==> flow/design.v <==
module full_adder(input a,b,cin,
                  output sum,co);
assign sum=a^b^cin;
assign co=((a&b)||(b&cin)||(cin&a));                 
endmodule
module half_adder(input a,
                  input b,
                  output sum,
                  output carry);
assign sum=a^b;
assign carry=a&b;
endmodule
module mux2_1(input a,b,sel,
              output y);
assign y=sel?b:a;
endmodule
module adder_4bit(input [3:0]a,b,
                  input cin,
                  output [3:0]sum,
                  output co);
wire s1,c1,s2,c2,s3,c3,s4,s11,s44,c4,c11,s22,c22,s33,c33,c44;
full_adder f1(a[0],b[0],1'b0,s1,c1);
full_adder f2(a[1],b[1],c1,s2,c2);
full_adder f3(a[2],b[2],c2,s3,c3);
full_adder f4(a[3],b[3],c3,s4,c4);
full_adder f5(a[0],b[0],1'b1,s11,c11);
full_adder f6(a[1],b[1],c11,s22,c22);
full_adder f7(a[2],b[2],c22,s33,c33);
full_adder f8(a[3],b[3],c33,s44,c44);
mux2_1 m1(s1,s11,cin,sum[0]);
mux2_1 m2(s2,s22,cin,sum[1]);
mux2_1 m3(s3,s33,cin,sum[2]);
mux2_1 m4(s4,s44,cin,sum[3]);
mux2_1 m5(c4,c44,cin,co);
endmodule
module adder_6bit(input [5:0]a,b,
                  input cin,
                  output [5:0]sum,
                  output co);
wire s1,s2,s3,s4,s5,s6,c1,c2,c3,c4,c5,c6;
wire s11,s22,s33,s44,s55,s66,c11,c22,c33,c44,c55,c66;
full_adder f1(a[0],b[0],1'b0,s1,c1);
full_adder f2(a[1],b[1],c1,s2,c2);
full_adder f3(a[2],b[2],c2,s3,c3);
full_adder f4(a[3],b[3],c3,s4,c4);
full_adder f5(a[4],b[4],c4,s5,c5);
full_adder f6(a[5],b[5],c5,s6,c6);
full_adder f7(a[0],b[0],1'b1,s11,c11);
full_adder f8(a[1],b[1],c11,s22,c22);
full_adder f9(a[2],b[2],c22,s33,c33);
full_adder f10(a[3],b[3],c33,s44,c44);
full_adder f11(a[4],b[4],c44,s55,c55);
full_adder f12(a[5],b[5],c55,s66,c66);
mux2_1 m1(s1,s11,cin,sum[0]);
mux2_1 m2(s2,s22,cin,sum[1]);
mux2_1 m3(s3,s33,cin,sum[2]);
mux2_1 m4(s4,s44,cin,sum[3]);
mux2_1 m5(s5,s55,cin,sum[4]);
mux2_1 m6(s6,s66,cin,sum[5]);
mux2_1 m7(c6,c66,cin,co);
endmodule
module adder_8bit(input [7:0] a,b,
                   input cin,
                   output [7:0] sum,
                   output co);
wire s1,s2,s3,s4,s5,s6,s7,s8,c1,c2,c3,c4,c5,c6,c7,c8;
wire s11,s22,s33,s44,s55,s66,s77,s88,c11,c22,c33,c44,c55,c66,c77,c88;
full_adder f10(a[0],b[0],1'b0,s1,c1);
full_adder f20(a[1],b[1],c1,s2,c2);
full_adder f30(a[2],b[2],c2,s3,c3);
full_adder f40(a[3],b[3],c3,s4,c4);
full_adder f50(a[4],b[4],c4,s5,c5);
full_adder f60(a[5],b[5],c5,s6,c6);
full_adder f70(a[6],b[6],c6,s7,c7);
full_adder f80(a[7],b[7],c7,s8,c8);
full_adder f11(a[0],b[0],1'b1,s11,c11);
full_adder f22(a[1],b[1],c11,s22,c22);
full_adder f33(a[2],b[2],c22,s33,c33);
full_adder f44(a[3],b[3],c33,s44,c44);
full_adder f55(a[4],b[4],c44,s55,c55);
full_adder f66(a[5],b[5],c55,s66,c66);
full_adder f77(a[6],b[6],c66,s77,c77);
full_adder f88(a[7],b[7],c77,s88,c88);
mux2_1 m1(s1,s11,cin,sum[0]);
mux2_1 m2(s2,s22,cin,sum[1]);
mux2_1 m3(s3,s33,cin,sum[2]);
mux2_1 m4(s4,s44,cin,sum[3]);
mux2_1 m5(s5,s55,cin,sum[4]);
mux2_1 m6(s6,s66,cin,sum[5]);
mux2_1 m7(s7,s77,cin,sum[6]);
mux2_1 m8(s8,s88,cin,sum[7]);
mux2_1 m9(c8,c88,cin,co);
endmodule
module adder_12bit(input [11:0] a,b,
                   input cin,
                   output [11:0] sum,
                   output co);
wire s1,s2,s3,s4,s5,s6,s7,s8,s9,s10,s11a,s12,c1,c2,c3,c4,c5,c6,c7,c8,c9,c10,c11a,c12;
wire s11,s22,s33,s44,s55,s66,s77,s88,s99,s1010,s1111,s1212;
wire c11,c22,c33,c44,c55,c66,c77,c88,c99,c1010,c1111,c1212;
full_adder f10(a[0],b[0],1'b0,s1,c1);
full_adder f20(a[1],b[1],c1,s2,c2);
full_adder f30(a[2],b[2],c2,s3,c3);
full_adder f40(a[3],b[3],c3,s4,c4);
full_adder f50(a[4],b[4],c4,s5,c5);
full_adder f60(a[5],b[5],c5,s6,c6);
full_adder f70(a[6],b[6],c6,s7,c7);
full_adder f80(a[7],b[7],c7,s8,c8);
full_adder f90(a[8],b[8],c8,s9,c9);
full_adder f100(a[9],b[9],c9,s10,c10);
full_adder f110(a[10],b[10],c10,s11a,c11a);
full_adder f120(a[11],b[11],c11a,s12,c12);
full_adder f11(a[0],b[0],1'b1,s11,c11);
full_adder f22(a[1],b[1],c11,s22,c22);
full_adder f33(a[2],b[2],c22,s33,c33);
full_adder f44(a[3],b[3],c33,s44,c44);
full_adder f55(a[4],b[4],c44,s55,c55);
full_adder f66(a[5],b[5],c55,s66,c66);
full_adder f77(a[6],b[6],c66,s77,c77);
full_adder f88(a[7],b[7],c77,s88,c88);
full_adder f99(a[8],b[8],c88,s99,c99);
full_adder f1010(a[9],b[9],c99,s1010,c1010);
full_adder f1111(a[10],b[10],c1010,s1111,c1111);
full_adder f1212(a[11],b[11],c1111,s1212,c1212);
mux2_1 m1(s1,s11,cin,sum[0]);
mux2_1 m2(s2,s22,cin,sum[1]);
mux2_1 m3(s3,s33,cin,sum[2]);
mux2_1 m4(s4,s44,cin,sum[3]);
mux2_1 m5(s5,s55,cin,sum[4]);
mux2_1 m6(s6,s66,cin,sum[5]);
mux2_1 m7(s7,s77,cin,sum[6]);
mux2_1 m8(s8,s88,cin,sum[7]);
mux2_1 m9(s9,s99,cin,sum[8]);
mux2_1 m10(s10,s1010,cin,sum[9]);
mux2_1 m11(s11a,s1111,cin,sum[10]);
mux2_1 m12(s12,s1212,cin,sum[11]);
mux2_1 m13(c12,c1212,cin,co);
endmodule
module adder_16bit(input [15:0] a,b,
                   input cin,
                   output [15:0] sum,
                   output co);
wire s1,s2,s3,s4,s5,s6,s7,s8,s9,s10,s11a,s12,s13,s14,s15,s16;
wire c1,c2,c3,c4,c5,c6,c7,c8,c9,c10,c11a,c12,c13,c14,c15,c16;
wire s11,s22,s33,s44,s55,s66,s77,s88,s99,s1010,s1111,s1212,s1313,s1414,s1515,s1616;
wire c11,c22,c33,c44,c55,c66,c77,c88,c99,c1010,c1111,c1212,c1313,c1414,c1515,c1616;
full_adder f10(a[0],b[0],1'b0,s1,c1);
full_adder f20(a[1],b[1],c1,s2,c2);
full_adder f30(a[2],b[2],c2,s3,c3);
full_adder f40(a[3],b[3],c3,s4,c4);
full_adder f50(a[4],b[4],c4,s5,c5);
full_adder f60(a[5],b[5],c5,s6,c6);
full_adder f70(a[6],b[6],c6,s7,c7);
full_adder f80(a[7],b[7],c7,s8,c8);
full_adder f90(a[8],b[8],c8,s9,c9);
full_adder f100(a[9],b[9],c9,s10,c10);
full_adder f110(a[10],b[10],c10,s11a,c11a);
full_adder f120(a[11],b[11],c11a,s12,c12);
full_adder f130(a[12],b[12],c12,s13,c13);
full_adder f140(a[13],b[13],c13,s14,c14);
full_adder f150(a[14],b[14],c14,s15,c15);
full_adder f160(a[15],b[15],c15,s16,c16);
full_adder f11(a[0],b[0],1'b1,s11,c11);
full_adder f22(a[1],b[1],c11,s22,c22);
full_adder f33(a[2],b[2],c22,s33,c33);
full_adder f44(a[3],b[3],c33,s44,c44);
full_adder f55(a[4],b[4],c44,s55,c55);
full_adder f66(a[5],b[5],c55,s66,c66);
full_adder f77(a[6],b[6],c66,s77,c77);
full_adder f88(a[7],b[7],c77,s88,c88);
full_adder f99(a[8],b[8],c88,s99,c99);
full_adder f1010(a[9],b[9],c99,s1010,c1010);
full_adder f1111(a[10],b[10],c1010,s1111,c1111);
full_adder f1212(a[11],b[11],c1111,s1212,c1212);
full_adder f1313(a[12],b[12],c1212,s1313,c1313);
full_adder f1414(a[13],b[13],c1313,s1414,c1414);
full_adder f1515(a[14],b[14],c1414,s1515,c1515);
full_adder f1616(a[15],b[15],c1515,s1616,c1616);
mux2_1 m1(s1,s11,cin,sum[0]);
mux2_1 m2(s2,s22,cin,sum[1]);
mux2_1 m3(s3,s33,cin,sum[2]);
mux2_1 m4(s4,s44,cin,sum[3]);
mux2_1 m5(s5,s55,cin,sum[4]);
mux2_1 m6(s6,s66,cin,sum[5]);
mux2_1 m7(s7,s77,cin,sum[6]);
mux2_1 m8(s8,s88,cin,sum[7]);
mux2_1 m9(s9,s99,cin,sum[8]);
mux2_1 m10(s10,s1010,cin,sum[9]);
mux2_1 m11(s11a,s1111,cin,sum[10]);
mux2_1 m12(s12,s1212,cin,sum[11]);
mux2_1 m13(s13,s1313,cin,sum[12]);
mux2_1 m14(s14,s1414,cin,sum[13]);
mux2_1 m15(s15,s1515,cin,sum[14]);
mux2_1 m16(s16,s1616,cin,sum[15]);
mux2_1 m17(c16,c1616,cin,co);
endmodule
module adder_24bit(input [23:0] a,b,
                   input cin,
                   output [23:0] sum,
                   output co);
wire s1,s2,s3,s4,s5,s6,s7,s8,s9,s10,s11a,s12;
wire s13,s14,s15,s16,s17,s18,s19,s20,s21,s222,s23,s24;
wire c1,c2,c3,c4,c5,c6,c7,c8,c9,c10,c11a,c12;
wire c13,c14,c15,c16,c17,c18,c19,c20,c21,c222,c23,c24;
wire s11,s22,s33,s44,s55,s66,s77,s88,s99,s1010,s1111,s1212;
wire s1313,s1414,s1515,s1616,s1717,s1818,s1919,s2020,s2121,s2222,s2323,s2424;
wire c11,c22,c33,c44,c55,c66,c77,c88,c99,c1010,c1111,c1212;
wire c1313,c1414,c1515,c1616,c1717,c1818,c1919,c2020,c2121,c2222,c2323,c2424;
full_adder f10(a[0],b[0],1'b0,s1,c1);
full_adder f20(a[1],b[1],c1,s2,c2);
full_adder f30(a[2],b[2],c2,s3,c3);
full_adder f40(a[3],b[3],c3,s4,c4);
full_adder f50(a[4],b[4],c4,s5,c5);
full_adder f60(a[5],b[5],c5,s6,c6);
full_adder f70(a[6],b[6],c6,s7,c7);
full_adder f80(a[7],b[7],c7,s8,c8);
full_adder f90(a[8],b[8],c8,s9,c9);
full_adder f100(a[9],b[9],c9,s10,c10);
full_adder f110(a[10],b[10],c10,s11a,c11a);
full_adder f120(a[11],b[11],c11a,s12,c12);
full_adder f130(a[12],b[12],c12,s13,c13);
full_adder f140(a[13],b[13],c13,s14,c14);
full_adder f150(a[14],b[14],c14,s15,c15);
full_adder f160(a[15],b[15],c15,s16,c16);
full_adder f170(a[16],b[16],c16,s17,c17);
full_adder f180(a[17],b[17],c17,s18,c18);
full_adder f190(a[18],b[18],c18,s19,c19);
full_adder f200(a[19],b[19],c19,s20,c20);
full_adder f210(a[20],b[20],c20,s21,c21);
full_adder f220(a[21],b[21],c21,s222,c222);
full_adder f230(a[22],b[22],c222,s23,c23);
full_adder f240(a[23],b[23],c23,s24,c24);
full_adder f11(a[0],b[0],1'b1,s11,c11);
full_adder f22(a[1],b[1],c11,s22,c22);
full_adder f33(a[2],b[2],c22,s33,c33);
full_adder f44(a[3],b[3],c33,s44,c44);
full_adder f55(a[4],b[4],c44,s55,c55);
full_adder f66(a[5],b[5],c55,s66,c66);
full_adder f77(a[6],b[6],c66,s77,c77);
full_adder f88(a[7],b[7],c77,s88,c88);
full_adder f99(a[8],b[8],c88,s99,c99);
full_adder f1010(a[9],b[9],c99,s1010,c1010);
full_adder f1111(a[10],b[10],c1010,s1111,c1111);
full_adder f1212(a[11],b[11],c1111,s1212,c1212);
full_adder f1313(a[12],b[12],c1212,s1313,c1313);
full_adder f1414(a[13],b[13],c1313,s1414,c1414);
full_adder f1515(a[14],b[14],c1414,s1515,c1515);
full_adder f1616(a[15],b[15],c1515,s1616,c1616);
full_adder f1717(a[16],b[16],c1616,s1717,c1717);
full_adder f1818(a[17],b[17],c1717,s1818,c1818);
full_adder f1919(a[18],b[18],c1818,s1919,c1919);
full_adder f2020(a[19],b[19],c1919,s2020,c2020);
full_adder f2121(a[20],b[20],c2020,s2121,c2121);
full_adder f2222(a[21],b[21],c2121,s2222,c2222);
full_adder f2323(a[22],b[22],c2222,s2323,c2323);
full_adder f2424(a[23],b[23],c2323,s2424,c2424);
mux2_1 m1(s1,s11,cin,sum[0]);
mux2_1 m2(s2,s22,cin,sum[1]);
mux2_1 m3(s3,s33,cin,sum[2]);
mux2_1 m4(s4,s44,cin,sum[3]);
mux2_1 m5(s5,s55,cin,sum[4]);
mux2_1 m6(s6,s66,cin,sum[5]);
mux2_1 m7(s7,s77,cin,sum[6]);
mux2_1 m8(s8,s88,cin,sum[7]);
mux2_1 m9(s9,s99,cin,sum[8]);
mux2_1 m10(s10,s1010,cin,sum[9]);
mux2_1 m11(s11a,s1111,cin,sum[10]);
mux2_1 m12(s12,s1212,cin,sum[11]);
mux2_1 m13(s13,s1313,cin,sum[12]);
mux2_1 m14(s14,s1414,cin,sum[13]);
mux2_1 m15(s15,s1515,cin,sum[14]);
mux2_1 m16(s16,s1616,cin,sum[15]);
mux2_1 m17(s17,s1717,cin,sum[16]);
mux2_1 m18(s18,s1818,cin,sum[17]);
mux2_1 m19(s19,s1919,cin,sum[18]);
mux2_1 m20(s20,s2020,cin,sum[19]);
mux2_1 m21(s21,s2121,cin,sum[20]);
mux2_1 m22(s222,s2222,cin,sum[21]);
mux2_1 m23(s23,s2323,cin,sum[22]);
mux2_1 m24(s24,s2424,cin,sum[23]);
mux2_1 m25(c24,c2424,cin,co);
endmodule
module mul_2x2(input clk,
               input [1:0]a,b,
               output [3:0]out);           
reg [1:0]clk_a,clk_b;
wire [3:0]temp;
always @(posedge clk)
 begin
  clk_a<=a;
  clk_b<=b;
 end
assign out[0]=clk_a[0]&clk_b[0];
assign temp[0]=clk_a[0]&clk_b[1];
assign temp[1]=clk_a[1]&clk_b[0];
assign temp[2]=clk_a[1]&clk_b[1];
half_adder h1(temp[0],temp[1],out[1],temp[3]);
half_adder h2(temp[3],temp[2],out[2],out[3]);
endmodule
module mul_4x4(input clk,
               input [3:0]a,
               input [3:0]b,
               output [7:0]c);
wire [3:0]q0,q1,q2,q3,q4;
wire [5:0]q5,q6;		
wire [3:0]temp1;
wire [5:0]temp2,temp3,temp4;
reg [3:0]clk_a,clk_b;
always @(posedge clk)
begin
 clk_a<=a;
 clk_b<=b;
end
mul_2x2 m1(clk,clk_a[1:0],clk_b[1:0],q0[3:0]);
mul_2x2 m2(clk,clk_a[3:2],clk_b[1:0],q1[3:0]);
mul_2x2 m3(clk,clk_a[1:0],clk_b[3:2],q2[3:0]);
mul_2x2 m4(clk,clk_a[3:2],clk_b[3:2],q3[3:0]);
assign temp1 ={2'b00,q0[3:2]};
adder_4bit a1(q1[3:0],temp1,1'b0,q4,);
assign temp2 ={2'b00,q2[3:0]};
assign temp3 ={q3[3:0],2'b00};
adder_6bit a2(temp2,temp3,1'b0,q5,);
assign temp4={2'b00,q4[3:0]};
adder_6bit a3(temp4,q5,1'b0,q6,);
assign c[1:0]=q0[1:0];
assign c[7:2]=q6[5:0];
endmodule
module mul_8x8(input clk,
               input [7:0] a,b,
               output [15:0]c);
wire [7:0]q0,q1,q2,q3,q4;
wire [11:0]q5,q6;	
wire [7:0]temp1;
wire [11:0]temp2,temp3,temp4;
reg [7:0]clk_a,clk_b;
always @(posedge clk)
begin
 clk_a<=a;
 clk_b<=b;
end
mul_4x4 mu1(clk,clk_a[3:0],clk_b[3:0],q0[7:0]);
mul_4x4 mu2(clk,clk_a[7:4],clk_b[3:0],q1[7:0]);
mul_4x4 mu3(clk,clk_a[3:0],clk_b[7:4],q2[7:0]);
mul_4x4 mu4(clk,clk_a[7:4],clk_b[7:4],q3[7:0]);
assign temp1 ={4'b0000,q0[7:4]};
adder_8bit a1(q1[7:0],temp1,1'b0,q4,);
assign temp2 ={4'b0000,q2[7:0]};
assign temp3 ={q3[7:0],4'b0000};
adder_12bit a2(temp2,temp3,1'b0,q5,);
assign temp4={4'b0000,q4[7:0]};
adder_12bit a3(temp4,q5,1'b0,q6,);
assign c[3:0]=q0[3:0];
assign c[15:4]=q6[11:0];
endmodule    
module mul_16x16(input clk,
		         input [15:0]a,
                 input [15:0]b,
                 output [31:0]c);
reg [15:0]clk_a,clk_b;
wire [15:0]q0,q1,q2,q3,q4;	
wire [15:0]temp1;
wire [23:0]temp2,temp3,temp4;
wire [23:0]q5,q6;
always @(posedge clk)
 begin
  clk_a<=a;
  clk_b<=b;
 end
mul_8x8 m1(clk,clk_a[7:0],clk_b[7:0],q0[15:0]);
mul_8x8 m2(clk,clk_a[15:8],clk_b[7:0],q1[15:0]);
mul_8x8 m3(clk,clk_a[7:0],clk_b[15:8],q2[15:0]);
mul_8x8 m4(clk,clk_a[15:8],clk_b[15:8],q3[15:0]);
assign temp1 ={8'b0,q0[15:8]};
adder_16bit a1(q1[15:0],temp1,1'b0,q4,);
assign temp2 ={8'b0,q2[15:0]};
assign temp3 ={q3[15:0],8'b0};
adder_24bit a2(temp2,temp3,1'b0,q5,);
assign temp4={8'b0,q4[15:0]};
adder_24bit a3(temp4,q5,1'b0,q6,);
assign c[7:0]=q0[7:0];
assign c[31:8]=q6[23:0];
endmodule
module accumulator(input clk,en,clr,
                   input [31:0]a,
                   output [39:0]c);
reg [39:0]acc;
always @(posedge clk)
 begin
  if (clr)
   acc <= 40'b0;
  else if (en)
  begin 
   acc <= acc + {8'b0,a};
  end
 end
assign c = acc;
endmodule
module mac_unit(input clk,en,clr,
                input [15:0]a,b,
                output [39:0]c);
wire [31:0]temp1;
mul_16x16 m1(clk,a,b,temp1);
accumulator a1(clk,en,clr,temp1,c);
endmodule
==> flow/run.sh <==
#!/bin/bash
# the make line also repeats each setting of config.mk as NAME=value (left out here)
make -C /OpenROAD-flow-scripts/flow DESIGN_CONFIG=/design/flow/config.mk WORK_HOME=/design/flow/orfs CLKGATE_MAP_FILE= finish
==> flow/config.mk <==
export PLATFORM = sky130hd
export DESIGN_NAME = mac_unit
export DESIGN_NICKNAME = mac_unit
export VERILOG_FILES = /design/flow/design.v
export SDC_FILE = /design/flow/constraint.sdc
export NUM_CORES = 4
export LEC_CHECK = 0
export ABC_AREA = 1
export CAP_MARGIN = 20
export CORE_MARGIN = 2
export CORE_UTILIZATION = 72
export CTS_CLUSTER_DIAMETER = 396
export CTS_CLUSTER_SIZE = 99
export PLACE_DENSITY = 0.39
export SETUP_SLACK_MARGIN = -0.56
export SLEW_MARGIN = 20
==> flow/constraint.sdc <==
create_clock -name core_clock -period 8.81 [get_ports {clk}]
set_input_delay 1.7620 -clock core_clock [delete_from_list [all_inputs] [get_ports {clk}]]
set_output_delay 1.7620 -clock core_clock [all_outputs]
set_load 0.01 [all_outputs]
==> flow_summary.toml, run 1 <==
# synthesis and place-and-route metrics
[outcome]
outcome = "failed layout checks"
violatedChecks = "negative setup slack"

[clock_network]
clk_latency_ns = 0.46
ctsHoldBuffers = 0
clock_tree.root_cell = "sky130_fd_sc_hd__clkbuf_16"
clock_sink_count = 168
h-tree-depth = 4
clk_pin_slew_ns = 0.09
cts-buffers-inserted = 17
cts_tree = "done"
clock_path_buffers = 2

[synth]
top_cell = "sky130_fd_sc_hd__inv_1"
post_synth.cell_area_avg_sq_um = 7.62
synth.cellmix.adderShare_pct = 41.8
synth.lib_cells_used.distinct = 34
ys_top_cells_by_area = "sky130_fd_sc_hd__fa_1 23%, sky130_fd_sc_hd__dfxtp_1 20%, sky130_fd_sc_hd__ha_1 19%, sky130_fd_sc_hd__inv_1 15%, sky130_fd_sc_hd__nand2_1 11%"
mux_area_share_pct = 0
synth_warnings = 5
synth.cellmix.simpleShare_pct = 17.2
area_share_of_and_or_or_and_cells_after_synthesis_pct = 2.39
netlist_instances = 2257
yosysCellCount = 2257
fp_nets = 2750
synth_top_area_share_pct = 22.6
yosys.stat.chipArea_sq_um = 17200
proportion_of_synthesized_chip_area_in_sequential_cells_pct = 19.5
synthesis.area_sq_um = 17200
common_cells = "692 x sky130_fd_sc_hd__inv_1, 524 x sky130_fd_sc_hd__nand2_1, 264 x sky130_fd_sc_hd__ha_1"
synthTopLogicFamily = "adder cells"
post_synthesis_share_of_cell_area_spent_on_xor_and_xnor_gates_pct = 2.29
ys_dominant_reg_cell = "sky130_fd_sc_hd__dfxtp_1"
synth_async_sr_flop_share_pct = 0
synth_area_leader_cell = "sky130_fd_sc_hd__fa_1"
numSynthFlops = 168
synth-edff-count = 0

[global_route]
maximum_number_of_pins_on_one_net_before_global_route_repair = 66
grt_pass1_vias = 15200
grt_pass1_wl_microns = 76100
grt_remaining_overflow = 0
gr-usage-all-layers_pct = 40.3
grt_antenna_before_repair = 0

[hold_path]
hold_path.startpoint = "m1.m4.mu4.clk_a[3]$_DFF_P_"
hp-class = "register to register"
holdPathStages = 0
hold-path-endpoint = "m1.m2.mu2.m2.clk_a[1]$_DFF_P_"

[drt]
dr_total_vias = 14800
wire_per_inst_microns = 18.3
antenna_violating_nets_post_route = 0
dr.first_iter.drc_count = 1245
via_per_instance_ratio = 5.47
drcViolationCount = 0
dr.pass1.iters = 6
routed_wl_microns = 49400

[final_layout]
finished_core_util_pct = 88.0
num-nets-final = 2865
final_cell_count_no_fill = 2705
layout-area-overhead-vs-synth_pct = 20.1

[setup_path]
critical_path.most_common_cell = "sky130_fd_sc_hd__fa_2"
cp.required_ns = 9.16
termination_of_the_worst_setup_path = "a1.acc[36]$_SDFFE_PP0P_"
reg_to_reg_end = "a1.acc[36]$_SDFFE_PP0P_"
worst_path_max_delay_cell = "sky130_fd_sc_hd__fa_1"
cp-start-kind = "register"
worstSetupPathType = "register to register"
worst_r2r_path_depth = 58
regToRegStartpoint = "m1.m2.mu2.m1.clk_b[0]$_DFF_P_"
timing.critical_path.buf_inv = 8
critical_path_cell_count = 58
path_max_fanout = 4
cp_arrival_ns = 13.85
cp-startpoint = "m1.m2.mu2.m1.clk_b[0]$_DFF_P_"
cpLargestDelayFamily = "adder cells"
endpoint_kind = "register"
r2r_slack_ns = -4.70
timing.critical_path.slowest_cell_delay_ns = 0.52

[sta]
slew_headroom_pct = 41.5
finalClockSkew_ns = 0.0199
layout_worst_path_cycle_share_pct = 153
final_max_slew_viol_count = 0
slew_at_the_pin_with_the_worst_max_slew_slack_ns = 0.870
final.min_clock_period_ns = 13.51
aggregate_negative_setup_slack_ns = -82.22
finalWorstSetupSlack_ns = -4.70
setup_violations = 27
timing_hold_violations_final = 0
fmax_mhz = 74.0
rsz0062_at_grt = "yes"

[place]
placedCellCount = 2662
globalplace.congestion = 0.957
detailedPlacementHpwl_microns = 35100
placement.setup.worst_slack_ns = -4.59
port_buffers = 74

[floorplanning]
initial_core_util_pct = 73.3
fp-row-count = 56
num_io_pins = 75
floorplan.die.width_microns = 159
area_of_the_core_sq_um = 23500
fp.dieArea_sq_um = 25100
die_y_microns = 159

[flow_run]
stage_log_warnings = 31
maxcap_violations = 0
==> layout make-up <==
cell class / count / area (sq um)
diodes: 1 / 2.50
multi-input cells: 1318 / 12100
inverters: 695 / 2610
well taps: 319 / 399
fillers: 1191 / 2810
repair buffers: 172 / 1510
flip-flops and latches: 168 / 3370
clock inverters: 15 / 209
clock buffers: 17 / 425
==> per-layer routing <==
metal | vias up | track usage [%] | share of wire (%) | routed length [microns]
li1 | 6690 | - | - | -
met1 | 7037 | 45.5 | 36 | 17600
met2 | 800 | 68.5 | 47 | 23500
met3 | 280 | 8.90 | 9.2 | 4550
met4 | 0 | 27.3 | 7.8 | 3860
met5 | - | 0 | 0 | 0
==> through the flow <==
stage | hold slack, ns | area [sq um]
6_report | 0.326 | 20700
5_1_grt | 0.333 | 20700
4_1_cts | 0.324 | 20400
3_5_place_dp | 0.312 | 19400
3_3_place_gp | 0.310 | 19400
2_1_floorplan | 0.310 | 17900
==> what timing repair did <==
| item | CTS | global route |
|---|---|---|
| gates cloned | 0 | 0 |
| gates resized | 89 | 76 |
| endpoints found under the setup margin | 25 | 26 |
| pin swaps | 61 | 71 |
| buffers inserted | 4 | 6 |
==> inputs of run 2 (changes only) <==
CORE_UTILIZATION = 57   (was 72)
CTS_CLUSTER_DIAMETER = default   (was 396)
CTS_CLUSTER_SIZE = default   (was 99)
PLACE_DENSITY = default   (was 0.39)
SETUP_SLACK_MARGIN = default   (was -0.56)
clock period = 11.1 ns   (was 8.81 ns; I/O delays follow)
==> run 2 against run 1 <==
Still fails the layout checks on negative setup slack; critical path type unchanged; count of clock-buffer cells in the layout stayed put; die size grew 26%; final cell count is 2.0% higher; non-clock buffer count is 17 lower; sequential share of layout area up 0.28 points; global-route usage fell by 13 points; via count is 10% lower; flip-flop count is the same; clock skew shrank 0.0053 ns; largest cell class unchanged.
==> flow_summary.toml, run 2 <==
# synthesis and place-and-route metrics
[outcome]
outcome = "failed layout checks"
violatedChecks = "negative setup slack"

[global_route]
grt_pass1_wl_microns = 66800
grt_remaining_overflow = 0
maximum_number_of_pins_on_one_net_before_global_route_repair = 66
grt_pass1_vias = 13300
gr-usage-all-layers_pct = 27.6
grt_antenna_before_repair = 0

[sta]
rsz0062_at_grt = "yes"
final.min_clock_period_ns = 13.22
setup_violations = 19
slew_headroom_pct = 50.4
slew_at_the_pin_with_the_worst_max_slew_slack_ns = 0.744
fmax_mhz = 75.7
timing_hold_violations_final = 0
finalClockSkew_ns = 0.0147
finalWorstSetupSlack_ns = -2.12
worst_hold_slack_ns = 0.325
final_max_slew_viol_count = 0
layout_worst_path_cycle_share_pct = 119

[setup_path]
cp_arrival_ns = 13.56
endpoint_kind = "register"
cp.required_ns = 11.44
r2r_slack_ns = -2.12
critical_path_cell_count = 58
critical_path.most_common_cell = "sky130_fd_sc_hd__fa_2"
timing.critical_path.slowest_cell_delay_ns = 0.53
regToRegStartpoint = "m1.m3.mu3.m3.clk_a[1]$_DFF_P_"
worstSetupPathType = "register to register"
cpLargestDelayFamily = "adder cells"
path_max_fanout = 4
worst_r2r_path_depth = 58
timing.critical_path.buf_inv = 8
reg_to_reg_end = "a1.acc[33]$_SDFFE_PP0P_"
worst_path_max_delay_cell = "sky130_fd_sc_hd__fa_1"
cp-startpoint = "m1.m3.mu3.m3.clk_a[1]$_DFF_P_"
termination_of_the_worst_setup_path = "a1.acc[33]$_SDFFE_PP0P_"
cp-start-kind = "register"

[clock_network]
clk_latency_ns = 0.44
h-tree-depth = 4
clock_tree.root_cell = "sky130_fd_sc_hd__clkbuf_16"
clock_sink_count = 168
clock_path_buffers = 2
cts_tree = "done"
clk_pin_slew_ns = 0.08
cts-buffers-inserted = 17

[place]
port_buffers = 74
detailedPlacementHpwl_microns = 34600
placedCellCount = 2719
placement.setup.worst_slack_ns = -2.31
globalplace.congestion = 0.895

[drt]
antenna_violating_nets_post_route = 0
dr.first_iter.drc_count = 638
dr_total_vias = 13300
n_antenna_cell = 0
wire_per_inst_microns = 15.1
routed_wl_microns = 41700
drcViolationCount = 0
via_per_instance_ratio = 4.83
dr.pass1.iters = 7

[synth]
post_synth.cell_area_avg_sq_um = 7.62
post_synthesis_share_of_cell_area_spent_on_xor_and_xnor_gates_pct = 2.29
synthTopLogicFamily = "adder cells"
synth-edff-count = 0
top_cell = "sky130_fd_sc_hd__inv_1"
yosysCellCount = 2257
common_cells = "692 x sky130_fd_sc_hd__inv_1, 524 x sky130_fd_sc_hd__nand2_1, 264 x sky130_fd_sc_hd__ha_1"
area_share_of_and_or_or_and_cells_after_synthesis_pct = 2.39
ys_top_cells_by_area = "sky130_fd_sc_hd__fa_1 23%, sky130_fd_sc_hd__dfxtp_1 20%, sky130_fd_sc_hd__ha_1 19%, sky130_fd_sc_hd__inv_1 15%, sky130_fd_sc_hd__nand2_1 11%"
proportion_of_synthesized_chip_area_in_sequential_cells_pct = 19.5
synthesis.area_sq_um = 17200
synth_warnings = 5
fp_nets = 2750
mux_area_share_pct = 0
numSynthFlops = 168
yosys.stat.chipArea_sq_um = 17200
synth.cellmix.adderShare_pct = 41.8
synth_area_leader_cell = "sky130_fd_sc_hd__fa_1"
synth_top_area_share_pct = 22.6
synth.lib_cells_used.distinct = 34
synth_async_sr_flop_share_pct = 0
netlist_instances = 2257
ys_dominant_reg_cell = "sky130_fd_sc_hd__dfxtp_1"
synth.cellmix.simpleShare_pct = 17.2

[hold_path]
holdPathStages = 0
hold_path.startpoint = "m1.clk_b[5]$_DFF_P_"
hp-class = "register to register"
hold-path-endpoint = "m1.m2.clk_b[5]$_DFF_P_"

[final_layout]
final_cell_count_no_fill = 2758
layout-area-overhead-vs-synth_pct = 18.1
num-nets-final = 2848
finished_core_util_pct = 68.4

[flow_run]
stage_log_warnings = 31
maxcap_violations = 0

[floorplanning]
area_of_the_core_sq_um = 29700
floorplan.die.width_microns = 178
fp.dieArea_sq_um = 31600
initial_core_util_pct = 57.9
fp-row-count = 63
die_y_microns = 178
num_io_pins = 75
[run 2: what timing repair did]
item,4_1_cts,5_1_grt
endpoints found under the setup margin,19,21
gates resized,33,85
pin swaps,20,49
hold buffers,0,0
buffers inserted,4,3
[run 2: per-stage QoR]
step	TNS [ns]	area, sq um
final	-26.57	20300
after global routing	-34.56	20300
after CTS	-28.58	20000
after detailed placement	-30.52	19200
after global placement	-26.83	19200
after floorplan	-23.97	17800
[run 2: area by class of cell]
cell class	count	area, sq um
multi-input combinational	1318	11900
clock inverter	15	199
tap	390	488
sequential	168	3370
timing repair buffer	155	1360
inverter	695	2610
clock buffer	17	425
fill	2513	9390
[run 2: layer usage]
metal	share of wire, %	global-route usage [%]
met1	45	36.5
met2	49	48.7
met3	3.7	2.53
met4	1.7	6.80
met5	0	0
==> inputs of run 3 (changes only) <==
ABC_AREA = default   (was 1)
CORE_UTILIZATION = 60   (was 57)
SETUP_SLACK_MARGIN = 1.8   (was default)
clock period = 9.14 ns   (was 11.1 ns; I/O delays follow)
==> run 3 against run 2 <==
The layout still fails its checks (negative setup slack); critical path type unchanged; design area fell by 6.2%; setup slack got worse by 1.7 ns; critical path depth fell by 7; sequential share of layout area rose by 1.1 points; register-to-register slack got worse by 1.7 ns; global-route usage fell by 0.49 points; flip-flop count did not move.
==> flow_summary.toml, run 3 <==
# synthesis and place-and-route metrics
[drt]
drcViolationCount = 0
via_per_instance_ratio = 5.15
dr_total_vias = 10800
antenna_violating_nets_post_route = 0
wire_per_inst_microns = 16.6
n_antenna_cell = 0
dr.first_iter.drc_count = 505
routed_wl_microns = 34800
dr.pass1.iters = 4

[synth]
top_cell = "sky130_fd_sc_hd__inv_1"
area_share_of_and_or_or_and_cells_after_synthesis_pct = 4.39
netlist_instances = 1571
common_cells = "313 x sky130_fd_sc_hd__inv_1, 264 x sky130_fd_sc_hd__ha_1, 244 x sky130_fd_sc_hd__and2_1"
mux_area_share_pct = 1.42
synth_async_sr_flop_share_pct = 0
synthTopLogicFamily = "adder cells"
yosys.stat.chipArea_sq_um = 15600
ys_dominant_reg_cell = "sky130_fd_sc_hd__dfxtp_1"
synth_area_leader_cell = "sky130_fd_sc_hd__fa_1"
post_synth.cell_area_avg_sq_um = 9.93
synth.cellmix.simpleShare_pct = 14.4
synth-edff-count = 0
fp_nets = 2064
post_synthesis_share_of_cell_area_spent_on_xor_and_xnor_gates_pct = 3.37
synth_warnings = 5
synth.lib_cells_used.distinct = 56
ys_top_cells_by_area = "sky130_fd_sc_hd__fa_1 25%, sky130_fd_sc_hd__dfxtp_1 22%, sky130_fd_sc_hd__ha_1 21%, sky130_fd_sc_hd__and2_1 9.8%, sky130_fd_sc_hd__inv_1 7.5%"
synthesis.area_sq_um = 15600
yosysCellCount = 1571
numSynthFlops = 168
synth.cellmix.adderShare_pct = 46.1
proportion_of_synthesized_chip_area_in_sequential_cells_pct = 21.6
synth_top_area_share_pct = 24.9

[clock_network]
clock_path_buffers = 2
clk_latency_ns = 0.45
h-tree-depth = 4
clock_tree.root_cell = "sky130_fd_sc_hd__clkbuf_16"
ctsHoldBuffers = 0
cts_tree = "done"
cts-buffers-inserted = 17
clock_sink_count = 168
clk_pin_slew_ns = 0.09

[sta]
finalWorstSetupSlack_ns = -3.80
finalClockSkew_ns = 0.0170
fmax_mhz = 77.3
rsz0062_at_grt = "yes"
timing_hold_violations_final = 0
final_max_slew_viol_count = 0
final.min_clock_period_ns = 12.94
layout_worst_path_cycle_share_pct = 142
setup_violations = 25
slew_at_the_pin_with_the_worst_max_slew_slack_ns = 0.597
aggregate_negative_setup_slack_ns = -68.90
slew_headroom_pct = 60.2

[floorplanning]
num_io_pins = 75
fp-row-count = 59
area_of_the_core_sq_um = 25800
fp.dieArea_sq_um = 27300
floorplan.die.width_microns = 165
initial_core_util_pct = 60.5
die_y_microns = 165

[setup_path]
critical_path.most_common_cell = "sky130_fd_sc_hd__fa_2"
cpLargestDelayFamily = "adder cells"
termination_of_the_worst_setup_path = "a1.acc[38]$_SDFFE_PP0P_"
cp.required_ns = 9.47
timing.critical_path.slowest_cell_delay_ns = 0.55
cp-start-kind = "register"
critical_path_cell_count = 51
worst_r2r_path_depth = 51
timing.critical_path.buf_inv = 6
cp-startpoint = "m1.m2.mu2.m1.clk_b[1]$_DFF_P_"
reg_to_reg_end = "a1.acc[38]$_SDFFE_PP0P_"
worst_path_max_delay_cell = "sky130_fd_sc_hd__fa_2"
regToRegStartpoint = "m1.m2.mu2.m1.clk_b[1]$_DFF_P_"
cp_arrival_ns = 13.28
path_max_fanout = 3
worstSetupPathType = "register to register"
endpoint_kind = "register"
r2r_slack_ns = -3.80

[place]
detailedPlacementHpwl_microns = 27200
port_buffers = 74
placedCellCount = 2047
globalplace.congestion = 0.883

[global_route]
maximum_number_of_pins_on_one_net_before_global_route_repair = 45
grt_pass1_vias = 11200
grt_antenna_before_repair = 0
gr-usage-all-layers_pct = 27.1
grt_pass1_wl_microns = 56900
grt_remaining_overflow = 0

[final_layout]
filler_cell_count = 1870
finished_core_util_pct = 74.0
final_cell_count_no_fill = 2091
layout-area-overhead-vs-synth_pct = 22.2
num-nets-final = 2236

[outcome]
outcome = "failed layout checks"
violatedChecks = "negative setup slack"

[hold_path]
hold-path-endpoint = "m1.m3.mu1.m3.clk_b[1]$_DFF_P_"
hold_path.startpoint = "m1.m4.mu2.clk_b[3]$_DFF_P_"
hp-class = "register to register"
holdPathStages = 0

[flow_run]
stage_log_warnings = 31
maxcap_violations = 0
run 3: repair_timing:
| item | 4_1_cts | 5_1_grt |
|---|---|---|
| resized | 48 | 31 |
| setup buffers | 6 | 6 |
| pin swaps | 30 | 20 |
| setup endpoints to repair | 30 | 31 |
run 3: per-stage QoR:
stage / cell area (sq um) / setup WS, ns / hold slack, ns
floorplan: 16200 / -3.64 / 0.310
global placement: 18000 / -3.70 / 0.310
detailed placement: 18000 / -3.82 / 0.312
CTS: 18900 / -3.82 / 0.320
global route: 19100 / -4.19 / 0.323
finish: 19100 / -3.80 / 0.321
run 3: cell type report:
cell class / instances / area, sq um / area share (%)
Clock inverter: 15 / 211 / 1.11
Tap cell: 335 / 419 / 2.20
Clock buffer: 17 / 425 / 2.23
Timing Repair Buffer: 201 / 1730 / 9.10
Inverter: 313 / 1170 / 6.16
Sequential cell: 168 / 3370 / 17.7
Multi-Input combinational cell: 1042 / 11700 / 61.5
run 3: layer usage:
layer  wire, microns  vias up  GRT usage [%]  share of wire (%)
met5               0        -              0                  0
met4             664        0           7.83                1.9
met3            1200       43           3.35                3.5
met2           16900      196           45.5                 48
met1           16100     5294           37.0                 46
li1                -     5237              -                  -
==> inputs of run 4 (changes only) <==
CORE_UTILIZATION = 40   (was 60)
SETUP_SLACK_MARGIN = 3.15   (was 1.8)
clock period = 13.5 ns   (was 9.14 ns; I/O delays follow)
==> run 4 against run 3 <==
The run now finishes clean; setup slack better by 4.3 ns; fmax down 0.68%; worst hold slack worse by 0.0061 ns; register-to-register slack better by 4.3 ns; non-clock buffer count down 82.
==> flow_summary.toml, run 4 <==
# synthesis and place-and-route metrics
[global_route]
grt_antenna_before_repair = 0
maximum_number_of_pins_on_one_net_before_global_route_repair = 45
grt_remaining_overflow = 0
grt_pass1_wl_microns = 56200
gr-usage-all-layers_pct = 17.5
grt_pass1_vias = 10900

[synth]
common_cells = "313 x sky130_fd_sc_hd__inv_1, 264 x sky130_fd_sc_hd__ha_1, 244 x sky130_fd_sc_hd__and2_1"
mux_area_share_pct = 1.42
yosysCellCount = 1571
synth.lib_cells_used.distinct = 56
synth_area_leader_cell = "sky130_fd_sc_hd__fa_1"
synthesis.area_sq_um = 15600
proportion_of_synthesized_chip_area_in_sequential_cells_pct = 21.6
area_share_of_and_or_or_and_cells_after_synthesis_pct = 4.39
top_cell = "sky130_fd_sc_hd__inv_1"
netlist_instances = 1571
ys_dominant_reg_cell = "sky130_fd_sc_hd__dfxtp_1"
synth-edff-count = 0
synth.cellmix.adderShare_pct = 46.1
yosys.stat.chipArea_sq_um = 15600
post_synth.cell_area_avg_sq_um = 9.93
synthTopLogicFamily = "adder cells"
numSynthFlops = 168
fp_nets = 2064
synth_warnings = 5
synth.cellmix.simpleShare_pct = 14.4
synth_top_area_share_pct = 24.9
post_synthesis_share_of_cell_area_spent_on_xor_and_xnor_gates_pct = 3.37
ys_top_cells_by_area = "sky130_fd_sc_hd__fa_1 25%, sky130_fd_sc_hd__dfxtp_1 22%, sky130_fd_sc_hd__ha_1 21%, sky130_fd_sc_hd__and2_1 9.8%, sky130_fd_sc_hd__inv_1 7.5%"
synth_async_sr_flop_share_pct = 0

[drt]
dr.pass1.iters = 4
antenna_violating_nets_post_route = 0
via_per_instance_ratio = 4.67
routed_wl_microns = 33300
drcViolationCount = 0
wire_per_inst_microns = 15.2
dr.first_iter.drc_count = 310
dr_total_vias = 10200

[place]
port_buffers = 74
placement.setup.worst_slack_ns = 0.408
placedCellCount = 2138
globalplace.congestion = 0.848
detailedPlacementHpwl_microns = 26600
placed_area_sq_um = 17400

[setup_path]
worst_r2r_path_depth = 53
regToRegStartpoint = "m1.m3.mu3.m3.clk_a[1]$_DFF_P_"
cp_arrival_ns = 13.35
path_max_fanout = 15
r2r_slack_ns = 0.47
termination_of_the_worst_setup_path = "a1.acc[38]$_SDFFE_PP0P_"
worst_path_max_delay_cell = "sky130_fd_sc_hd__fa_2"
cp.required_ns = 13.82
cp-start-kind = "register"
cpLargestDelayFamily = "adder cells"
critical_path.most_common_cell = "sky130_fd_sc_hd__fa_2"
worstSetupPathType = "register to register"
endpoint_kind = "register"
reg_to_reg_end = "a1.acc[38]$_SDFFE_PP0P_"
cp-startpoint = "m1.m3.mu3.m3.clk_a[1]$_DFF_P_"
timing.critical_path.buf_inv = 8
critical_path_cell_count = 53
timing.critical_path.slowest_cell_delay_ns = 0.55

[sta]
final_max_slew_viol_count = 0
finalClockSkew_ns = 0.0130
aggregate_negative_setup_slack_ns = 0
rsz0062_at_grt = "yes"
slew_at_the_pin_with_the_worst_max_slew_slack_ns = 0.695
finalWorstSetupSlack_ns = 0.469
final.min_clock_period_ns = 13.03
slew_headroom_pct = 53.6
setup_violations = 0
fmax_mhz = 76.7
timing_hold_violations_final = 0
layout_worst_path_cycle_share_pct = 96.5

[floorplanning]
floorplan.die.width_microns = 201
fp.dieArea_sq_um = 40600
area_of_the_core_sq_um = 38600
die_y_microns = 201
fp-row-count = 72
initial_core_util_pct = 40.4
num_io_pins = 75

[clock_network]
clock_path_buffers = 2
clk_pin_slew_ns = 0.08
clock_sink_count = 168
clk_latency_ns = 0.45
h-tree-depth = 4
cts-buffers-inserted = 17
cts_tree = "done"
clock_tree.root_cell = "sky130_fd_sc_hd__clkbuf_16"

[final_layout]
layout-area-overhead-vs-synth_pct = 19.1
design_area_sq_um = 18600
num-nets-final = 2154
final_cell_count_no_fill = 2194
filler_cell_count = 3561

[hold_path]
holdPathStages = 0
hp-class = "register to register"
hold-path-endpoint = "m1.m4.mu3.m1.clk_a[1]$_DFF_P_"
hold_path.startpoint = "m1.m4.mu3.clk_a[1]$_DFF_P_"

[flow_run]
stage_log_warnings = 29
maxcap_violations = 0

[outcome]
outcome = "finished clean"
[run 4: repair_timing]
item                                    in CTS  in global routing
hold endpoints to repair                     0                  0
endpoints found under the setup margin      22                 23
hold buffers                                 0                  0
pin swaps                                   30                 36
buffers inserted                            12                 10
gates resized                               47                 29
[run 4: cell type report]
| cell class | count | area (sq um) | area share, % |
|---|---|---|---|
| Clock buffer | 17 | 425 | 2.29 |
| Tap cell | 518 | 648 | 3.49 |
| Multi-Input combinational cell | 1042 | 11600 | 62.7 |
| Inverter | 313 | 1170 | 6.33 |
| Sequential cell | 168 | 3370 | 18.1 |
| Antenna cell | 2 | 5.00 | 0.0270 |
| Clock inverter | 15 | 205 | 1.11 |
| Timing Repair Buffer | 119 | 1100 | 5.92 |
[run 4: routing by layer]
| layer | GRT usage [%] | up-vias | wire length (microns) |
|---|---|---|---|
| li1 | - | 5065 | - |
| met1 | 25.1 | 5029 | 17100 |
| met2 | 28.0 | 118 | 15000 |
| met3 | 2.32 | 26 | 881 |
| met4 | 3.89 | 0 | 390 |
| met5 | 0 | - | 0 |
[run 4: stage by stage]
step,hold slack [ns],util (%)
6_report,0.315,48.2
5_1_grt,0.323,48.1
4_1_cts,0.316,47.6
3_5_place_dp,0.312,45.1
3_3_place_gp,0.309,45.1
2_1_floorplan,0.310,-
==> inputs of run 5 (changes only) <==
ABC_AREA = 1   (was default)
CORE_ASPECT_RATIO = 0.5   (was default)
CORE_UTILIZATION = 72   (was 40)
CTS_CLUSTER_DIAMETER = 396   (was default)
CTS_CLUSTER_SIZE = 99   (was default)
PLACE_DENSITY = 0.39   (was default)
SETUP_SLACK_MARGIN = default   (was 3.15)
TNS_END_PERCENT = 10   (was default)
clock period = 8.93 ns   (was 13.5 ns; I/O delays follow)
==> run 5 against run 4 <==
The layout now fails its checks (negative setup slack); count of clock-buffer cells in the layout grew 2; final cell count grew 23%; wire length grew 40%; register-to-register slack lost 4.8 ns; setup slack lost 4.8 ns; design area grew 7.9%; critical endpoint is now a1.acc[37]$_SDFFE_PP0P_; largest cell class unchanged.
==> flow_summary.toml, run 5 <==
# synthesis and place-and-route metrics
[sta]
worst_hold_slack_ns = 0.326
rsz0062_at_grt = "yes"
fmax_mhz = 75.5
finalWorstSetupSlack_ns = -4.31
final_max_slew_viol_count = 0
aggregate_negative_setup_slack_ns = -78.59
timing_hold_violations_final = 0
slew_headroom_pct = 52.9
finalClockSkew_ns = 0.0113
slew_at_the_pin_with_the_worst_max_slew_slack_ns = 0.706
final.min_clock_period_ns = 13.24
setup_violations = 26
layout_worst_path_cycle_share_pct = 148

[synth]
synthTopLogicFamily = "adder cells"
post_synth.cell_area_avg_sq_um = 7.62
ys_dominant_reg_cell = "sky130_fd_sc_hd__dfxtp_1"
synth_warnings = 5
yosysCellCount = 2257
numSynthFlops = 168
synth_area_leader_cell = "sky130_fd_sc_hd__fa_1"
synth-edff-count = 0
synth_async_sr_flop_share_pct = 0
synth_top_area_share_pct = 22.6
synth.lib_cells_used.distinct = 34
synth.cellmix.simpleShare_pct = 17.2
common_cells = "692 x sky130_fd_sc_hd__inv_1, 524 x sky130_fd_sc_hd__nand2_1, 264 x sky130_fd_sc_hd__ha_1"
post_synthesis_share_of_cell_area_spent_on_xor_and_xnor_gates_pct = 2.29
ys_top_cells_by_area = "sky130_fd_sc_hd__fa_1 23%, sky130_fd_sc_hd__dfxtp_1 20%, sky130_fd_sc_hd__ha_1 19%, sky130_fd_sc_hd__inv_1 15%, sky130_fd_sc_hd__nand2_1 11%"
fp_nets = 2750
synthesis.area_sq_um = 17200
top_cell = "sky130_fd_sc_hd__inv_1"
area_share_of_and_or_or_and_cells_after_synthesis_pct = 2.39
proportion_of_synthesized_chip_area_in_sequential_cells_pct = 19.5
mux_area_share_pct = 0
synth.cellmix.adderShare_pct = 41.8
yosys.stat.chipArea_sq_um = 17200
netlist_instances = 2257

[place]
placed_area_sq_um = 19000
detailedPlacementHpwl_microns = 34400
globalplace.congestion = 1.03
placement.setup.worst_slack_ns = -4.41
port_buffers = 74
placedCellCount = 2658

[drt]
drcViolationCount = 0
dr.pass1.iters = 7
antenna_violating_nets_post_route = 0
wire_per_inst_microns = 17.3
routed_wl_microns = 46500
via_per_instance_ratio = 5.28
n_antenna_cell = 0
dr_total_vias = 14200
dr.first_iter.drc_count = 1230

[floorplanning]
floorplan.die.width_microns = 223
num_io_pins = 75
initial_core_util_pct = 74.4
area_of_the_core_sq_um = 23100
fp.dieArea_sq_um = 25200
fp-row-count = 39
die_y_microns = 113

[global_route]
grt.met1_usage_pct = 48.6
grt_antenna_before_repair = 0
use_met2_pct = 63.5
grt_pass1_wl_microns = 73700
grt.met3_usage_pct = 9.61
grt_remaining_overflow = 0
grt.busiest_layer = "met2"
maximum_number_of_pins_on_one_net_before_global_route_repair = 66
gr-usage-all-layers_pct = 38.4
grt_pass1_vias = 14600

[setup_path]
cp-start-kind = "register"
worst_r2r_path_depth = 58
path_max_fanout = 4
timing.critical_path.buf_inv = 8
critical_path.most_common_cell = "sky130_fd_sc_hd__fa_2"
r2r_slack_ns = -4.31
cp_arrival_ns = 13.60
cpLargestDelayFamily = "adder cells"
cp.required_ns = 9.28
worstSetupPathType = "register to register"
timing.critical_path.slowest_cell_delay_ns = 0.52
endpoint_kind = "register"
reg_to_reg_end = "a1.acc[37]$_SDFFE_PP0P_"
regToRegStartpoint = "m1.m3.mu3.m3.clk_a[1]$_DFF_P_"
termination_of_the_worst_setup_path = "a1.acc[37]$_SDFFE_PP0P_"
cp-startpoint = "m1.m3.mu3.m3.clk_a[1]$_DFF_P_"
critical_path_cell_count = 58
worst_path_max_delay_cell = "sky130_fd_sc_hd__fa_1"

[hold_path]
hp-class = "register to register"
hold_path.startpoint = "m1.m2.clk_b[5]$_DFF_P_"
holdPathStages = 0
hold-path-endpoint = "m1.m1.mu3.clk_b[1]$_DFF_P_"

[clock_network]
h-tree-depth = 4
clock_tree.root_cell = "sky130_fd_sc_hd__clkbuf_16"
cts-buffers-inserted = 17
clock_path_buffers = 2
clock_sink_count = 168
clk_latency_ns = 0.45
cts_tree = "done"
clk_pin_slew_ns = 0.08

[final_layout]
filler_cell_count = 1272
layout-area-overhead-vs-synth_pct = 16.5
final_cell_count_no_fill = 2691
finished_core_util_pct = 86.6
num-nets-final = 2864
design_area_sq_um = 20000

[flow_run]
maxcap_violations = 0
stage_log_warnings = 31

[outcome]
violatedChecks = "negative setup slack"
outcome = "failed layout checks"
-- run 5: timing repair --
item	4_1_cts	5_1_grt
pin swaps	9	14
setup buffers	1	0
endpoints found under the hold margin	0	0
hold buffers	0	0
gates resized	57	40
endpoints found under the setup margin	27	27
-- run 5: area by class of cell --
| class | count | area [sq um] | area share [%] |
|---|---|---|---|
| Multi-Input combinational cell | 1318 | 11600 | 58.0 |
| Sequential cell | 168 | 3370 | 16.8 |
| Inverter | 695 | 2610 | 13.0 |
| Timing Repair Buffer | 171 | 1460 | 7.31 |
| Clock buffer | 19 | 443 | 2.21 |
| Tap cell | 307 | 384 | 1.92 |
| Clock inverter | 13 | 148 | 0.737 |
-- run 5: metal layers --
metal	part of all wire, %	vias up
met3	10	178
met1	41	6666
met2	45	702
met4	4.2	0
met5	0	-
li1	-	6670
==> inputs of run 6 (changes only) <==
ABC_AREA = default   (was 1)
CAP_MARGIN = 5   (was 20)
CORE_ASPECT_RATIO = default   (was 0.5)
CORE_UTILIZATION = 65   (was 72)
CTS_CLUSTER_DIAMETER = 29   (was 396)
CTS_CLUSTER_SIZE = 86   (was 99)
HOLD_SLACK_MARGIN = -0.09   (was default)
MAX_ROUTING_LAYER = met4   (was default)
PLACE_DENSITY = default   (was 0.39)
SETUP_SLACK_MARGIN = 1.23   (was default)
TNS_END_PERCENT = 40   (was 10)
clock period = 9.96 ns   (was 8.93 ns; I/O delays follow)
==> run 6 against run 5 <==
The layout still fails its checks (negative setup slack); synthesized cell count down 30%; critical endpoint is now a1.acc[38]$_SDFFE_PP0P_; count of clock-buffer cells in the layout fell by 2; area after synthesis down 9.4%; clock skew is 0.0062 ns higher; flip-flop count did not move; core utilization decreased by 7.2 points; via count fell by 23%; critical path depth decreased by 5.
==> flow_summary.toml, run 6 <==
# synthesis and place-and-route metrics
[setup_path]
worst_path_max_delay_cell = "sky130_fd_sc_hd__fa_2"
cpLargestDelayFamily = "adder cells"
timing.critical_path.buf_inv = 7
endpoint_kind = "register"
reg_to_reg_end = "a1.acc[38]$_SDFFE_PP0P_"
r2r_slack_ns = -3.05
termination_of_the_worst_setup_path = "a1.acc[38]$_SDFFE_PP0P_"
critical_path.most_common_cell = "sky130_fd_sc_hd__fa_2"
cp.required_ns = 10.27
worstSetupPathType = "register to register"
critical_path_cell_count = 53
timing.critical_path.slowest_cell_delay_ns = 0.55
cp-start-kind = "register"
worst_r2r_path_depth = 53
cp-startpoint = "m1.m3.mu3.m3.clk_a[1]$_DFF_P_"
path_max_fanout = 4
regToRegStartpoint = "m1.m3.mu3.m3.clk_a[1]$_DFF_P_"
cp_arrival_ns = 13.33

[floorplanning]
area_of_the_core_sq_um = 23500
floorplan.die.width_microns = 159
num_io_pins = 75
fp.dieArea_sq_um = 25200
fp-row-count = 56
die_y_microns = 159
initial_core_util_pct = 66.2

[sta]
fmax_mhz = 76.8
finalWorstSetupSlack_ns = -3.05
rsz0062_at_grt = "yes"
final_max_slew_viol_count = 0
layout_worst_path_cycle_share_pct = 131
finalClockSkew_ns = 0.0175
slew_at_the_pin_with_the_worst_max_slew_slack_ns = 0.601
final.min_clock_period_ns = 13.01
aggregate_negative_setup_slack_ns = -50.83
slew_headroom_pct = 59.9
timing_hold_violations_final = 0
setup_violations = 23

[place]
globalplace.congestion = 0.915
detailedPlacementHpwl_microns = 26800
placement.setup.worst_slack_ns = -3.04
port_buffers = 74
placedCellCount = 2022

[global_route]
grt.met1_usage_pct = 39.4
grt_pass1_wl_microns = 57900
grt_antenna_before_repair = 1
grt.met3_usage_pct = 4.05
grt_pass1_vias = 11700
gr-usage-all-layers_pct = 29.9
maximum_number_of_pins_on_one_net_before_global_route_repair = 45
grt_remaining_overflow = 0
grt.busiest_layer = "met2"
use_met2_pct = 48.8

[synth]
synth_top_area_share_pct = 24.9
numSynthFlops = 168
post_synth.cell_area_avg_sq_um = 9.93
common_cells = "313 x sky130_fd_sc_hd__inv_1, 264 x sky130_fd_sc_hd__ha_1, 244 x sky130_fd_sc_hd__and2_1"
top_cell = "sky130_fd_sc_hd__inv_1"
post_synthesis_share_of_cell_area_spent_on_xor_and_xnor_gates_pct = 3.37
yosys.stat.chipArea_sq_um = 15600
synth_area_leader_cell = "sky130_fd_sc_hd__fa_1"
ys_dominant_reg_cell = "sky130_fd_sc_hd__dfxtp_1"
synthTopLogicFamily = "adder cells"
synth.cellmix.simpleShare_pct = 14.4
netlist_instances = 1571
ys_top_cells_by_area = "sky130_fd_sc_hd__fa_1 25%, sky130_fd_sc_hd__dfxtp_1 22%, sky130_fd_sc_hd__ha_1 21%, sky130_fd_sc_hd__and2_1 9.8%, sky130_fd_sc_hd__inv_1 7.5%"
proportion_of_synthesized_chip_area_in_sequential_cells_pct = 21.6
yosysCellCount = 1571
synthesis.area_sq_um = 15600
area_share_of_and_or_or_and_cells_after_synthesis_pct = 4.39
synth.lib_cells_used.distinct = 56
synth-edff-count = 0
synth_warnings = 5
synth_async_sr_flop_share_pct = 0
mux_area_share_pct = 1.42
synth.cellmix.adderShare_pct = 46.1
fp_nets = 2064

[drt]
routed_wl_microns = 34500
dr.pass1.iters = 4
dr_total_vias = 10900
dr.first_iter.drc_count = 683
wire_per_inst_microns = 16.8
via_per_instance_ratio = 5.29
antenna_violating_nets_post_route = 0
drcViolationCount = 0

[clock_network]
ctsHoldBuffers = 0
cts_tree = "done"
clock_sink_count = 168
clk_pin_slew_ns = 0.08
clk_latency_ns = 0.45
cts-buffers-inserted = 17
h-tree-depth = 4
clock_tree.root_cell = "sky130_fd_sc_hd__clkbuf_16"
clock_path_buffers = 2

[final_layout]
finished_core_util_pct = 79.4
layout-area-overhead-vs-synth_pct = 19.9
final_cell_count_no_fill = 2059
num-nets-final = 2219

[hold_path]
hold_path.startpoint = "m1.m4.mu3.clk_a[2]$_DFF_P_"
hp-class = "register to register"
holdPathStages = 0
hold-path-endpoint = "m1.m2.mu3.m4.clk_a[0]$_DFF_P_"

[flow_run]
stage_log_warnings = 31
maxcap_violations = 0

[outcome]
outcome = "failed layout checks"
violatedChecks = "negative setup slack"
## run 6: cell type report
class	instances	area [sq um]
clock buffer	17	425
inverter	313	1170
sequential	168	3370
timing repair buffer	184	1580
fill	1601	4850
multi-input combinational	1042	11500
tap	319	399
clock inverter	15	211
antenna	1	2.50
## run 6: through the flow
step           cell area [sq um]  hold slack [ns]
2_1_floorplan              15900            0.310
3_3_place_gp               17600            0.310
3_5_place_dp               17600            0.312
4_1_cts                    18600            0.324
5_1_grt                    18700            0.325
6_report                   18700            0.324
## run 6: metal layers
metal  up-vias  share of wire [%]
met5         -                  0
met4         0                2.5
met3        63                4.7
met2       275                 47
met1      5363                 46
li1       5198                  -
## run 6: what timing repair did
item	4_1_cts	5_1_grt
setup endpoints to repair	27	27
buffers inserted	2	2
gates resized	54	27
pin swaps	23	9
gates cloned	0	0
==> inputs of run 7 (changes only) <==
ABC_AREA = 1   (was default)
CAP_MARGIN = 20   (was 5)
CORE_ASPECT_RATIO = 0.5   (was default)
CORE_UTILIZATION = 72   (was 65)
CTS_CLUSTER_DIAMETER = 400   (was 29)
CTS_CLUSTER_SIZE = 98   (was 86)
HOLD_SLACK_MARGIN = default   (was -0.09)
MAX_ROUTING_LAYER = default   (was met4)
SETUP_SLACK_MARGIN = default   (was 1.23)
TNS_END_PERCENT = default   (was 40)
clock period = 6.21 ns   (was 9.96 ns; I/O delays follow)
==> run 7 against run 6 <==
The layout still fails its checks (negative setup slack); non-clock buffer count fell by 4; global-route usage rose by 13 points; count of clock-buffer cells in the layout rose by 1; core utilization rose by 10 points; design area rose by 11%; area after synthesis rose by 10%; first-iteration DRC count rose by 110%; setup slack got worse by 4.3 ns; critical path type unchanged; largest cell class unchanged; highest routed layer unchanged.
==> flow_summary.toml, run 7 <==
# synthesis and place-and-route metrics
[outcome]
outcome = "failed layout checks"
violatedChecks = "negative setup slack"

[setup_path]
critical_path.most_common_cell = "sky130_fd_sc_hd__fa_2"
r2r_slack_ns = -7.38
cp-start-kind = "register"
worstSetupPathType = "register to register"
timing.critical_path.slowest_cell_delay_ns = 0.57
critical_path_cell_count = 58
reg_to_reg_end = "a1.acc[37]$_SDFFE_PP0P_"
worst_r2r_path_depth = 58
worst_path_max_delay_cell = "sky130_fd_sc_hd__fa_2"
cpLargestDelayFamily = "adder cells"
timing.critical_path.buf_inv = 8
cp-startpoint = "m1.m2.mu2.m1.clk_b[1]$_DFF_P_"
cp_arrival_ns = 13.96
cp.required_ns = 6.57
path_max_fanout = 4
termination_of_the_worst_setup_path = "a1.acc[37]$_SDFFE_PP0P_"
regToRegStartpoint = "m1.m2.mu2.m1.clk_b[1]$_DFF_P_"
endpoint_kind = "register"

[clock_network]
cts_tree = "done"
clock_tree.root_cell = "sky130_fd_sc_hd__clkbuf_16"
clk_pin_slew_ns = 0.08
clk_latency_ns = 0.47
clock_path_buffers = 2
cts-buffers-inserted = 17
h-tree-depth = 4
clock_sink_count = 168

[flow_run]
stage_log_warnings = 31
maxcap_violations = 0

[hold_path]
hold-path-endpoint = "m1.m3.mu3.m3.clk_b[0]$_DFF_P_"
hp-class = "register to register"
hold_path.startpoint = "m1.m4.mu4.clk_b[2]$_DFF_P_"
holdPathStages = 0

[sta]
setup_violations = 31
final.min_clock_period_ns = 13.59
worst_hold_slack_ns = 0.326
slew_at_the_pin_with_the_worst_max_slew_slack_ns = 0.725
finalWorstSetupSlack_ns = -7.38
timing_hold_violations_final = 0
rsz0062_at_grt = "yes"
aggregate_negative_setup_slack_ns = -163.02
fmax_mhz = 73.6
layout_worst_path_cycle_share_pct = 219
finalClockSkew_ns = 0.0129
slew_headroom_pct = 51.6
final_max_slew_viol_count = 0

[synth]
synthTopLogicFamily = "adder cells"
area_share_of_and_or_or_and_cells_after_synthesis_pct = 2.39
proportion_of_synthesized_chip_area_in_sequential_cells_pct = 19.5
common_cells = "692 x sky130_fd_sc_hd__inv_1, 524 x sky130_fd_sc_hd__nand2_1, 264 x sky130_fd_sc_hd__ha_1"
synth_top_area_share_pct = 22.6
synth_async_sr_flop_share_pct = 0
top_cell = "sky130_fd_sc_hd__inv_1"
ys_top_cells_by_area = "sky130_fd_sc_hd__fa_1 23%, sky130_fd_sc_hd__dfxtp_1 20%, sky130_fd_sc_hd__ha_1 19%, sky130_fd_sc_hd__inv_1 15%, sky130_fd_sc_hd__nand2_1 11%"
yosysCellCount = 2257
fp_nets = 2750
post_synth.cell_area_avg_sq_um = 7.62
yosys.stat.chipArea_sq_um = 17200
synthesis.area_sq_um = 17200
synth_area_leader_cell = "sky130_fd_sc_hd__fa_1"
synth.cellmix.adderShare_pct = 41.8
synth-edff-count = 0
synth.lib_cells_used.distinct = 34
mux_area_share_pct = 0
synth.cellmix.simpleShare_pct = 17.2
ys_dominant_reg_cell = "sky130_fd_sc_hd__dfxtp_1"
post_synthesis_share_of_cell_area_spent_on_xor_and_xnor_gates_pct = 2.29
numSynthFlops = 168
netlist_instances = 2257
synth_warnings = 5

[global_route]
grt_pass1_vias = 15800
maximum_number_of_pins_on_one_net_before_global_route_repair = 66
gr-usage-all-layers_pct = 42.5
grt_remaining_overflow = 0
grt_antenna_before_repair = 1
grt_pass1_wl_microns = 81000

[drt]
via_per_instance_ratio = 5.42
n_antenna_cell = 0
dr_total_vias = 14600
antenna_violating_nets_post_route = 0
dr.pass1.iters = 9
wire_per_inst_microns = 18.9
drcViolationCount = 0
dr.first_iter.drc_count = 1446
routed_wl_microns = 51100

[floorplanning]
area_of_the_core_sq_um = 23100
fp.dieArea_sq_um = 25200
initial_core_util_pct = 74.4
floorplan.die.width_microns = 223
fp-row-count = 39
num_io_pins = 75
die_y_microns = 113

[final_layout]
design_area_sq_um = 20700
num-nets-final = 2873
finished_core_util_pct = 89.7
final_cell_count_no_fill = 2700
layout-area-overhead-vs-synth_pct = 20.6

[place]
placedCellCount = 2657
placement.setup.worst_slack_ns = -7.32
globalplace.congestion = 0.969
placed_area_sq_um = 19600
port_buffers = 74
detailedPlacementHpwl_microns = 36400
-- run 7: repair_timing --
item,in CTS,in global routing
hold buffers,0,0
pin swaps,61,48
setup endpoints to repair,32,32
resized,82,61
setup buffers,5,6
hold endpoints to repair,0,0
-- run 7: final cells by class --
type / instances / area [sq um]
Inverter: 695 / 2610
Clock inverter: 14 / 149
Fill cell: 1106 / 2390
Clock buffer: 18 / 439
Tap cell: 307 / 384
Sequential cell: 168 / 3370
Multi-Input combinational cell: 1318 / 12200
Timing Repair Buffer: 180 / 1570
-- run 7: metal layers --
metal,track usage (%),part of all wire (%),vias to the layer above
met5,0,0,-
met4,24.2,5.9,0
met3,12.6,11,284
met2,69.5,45,893
met1,50.8,38,6765
li1,-,-,6704
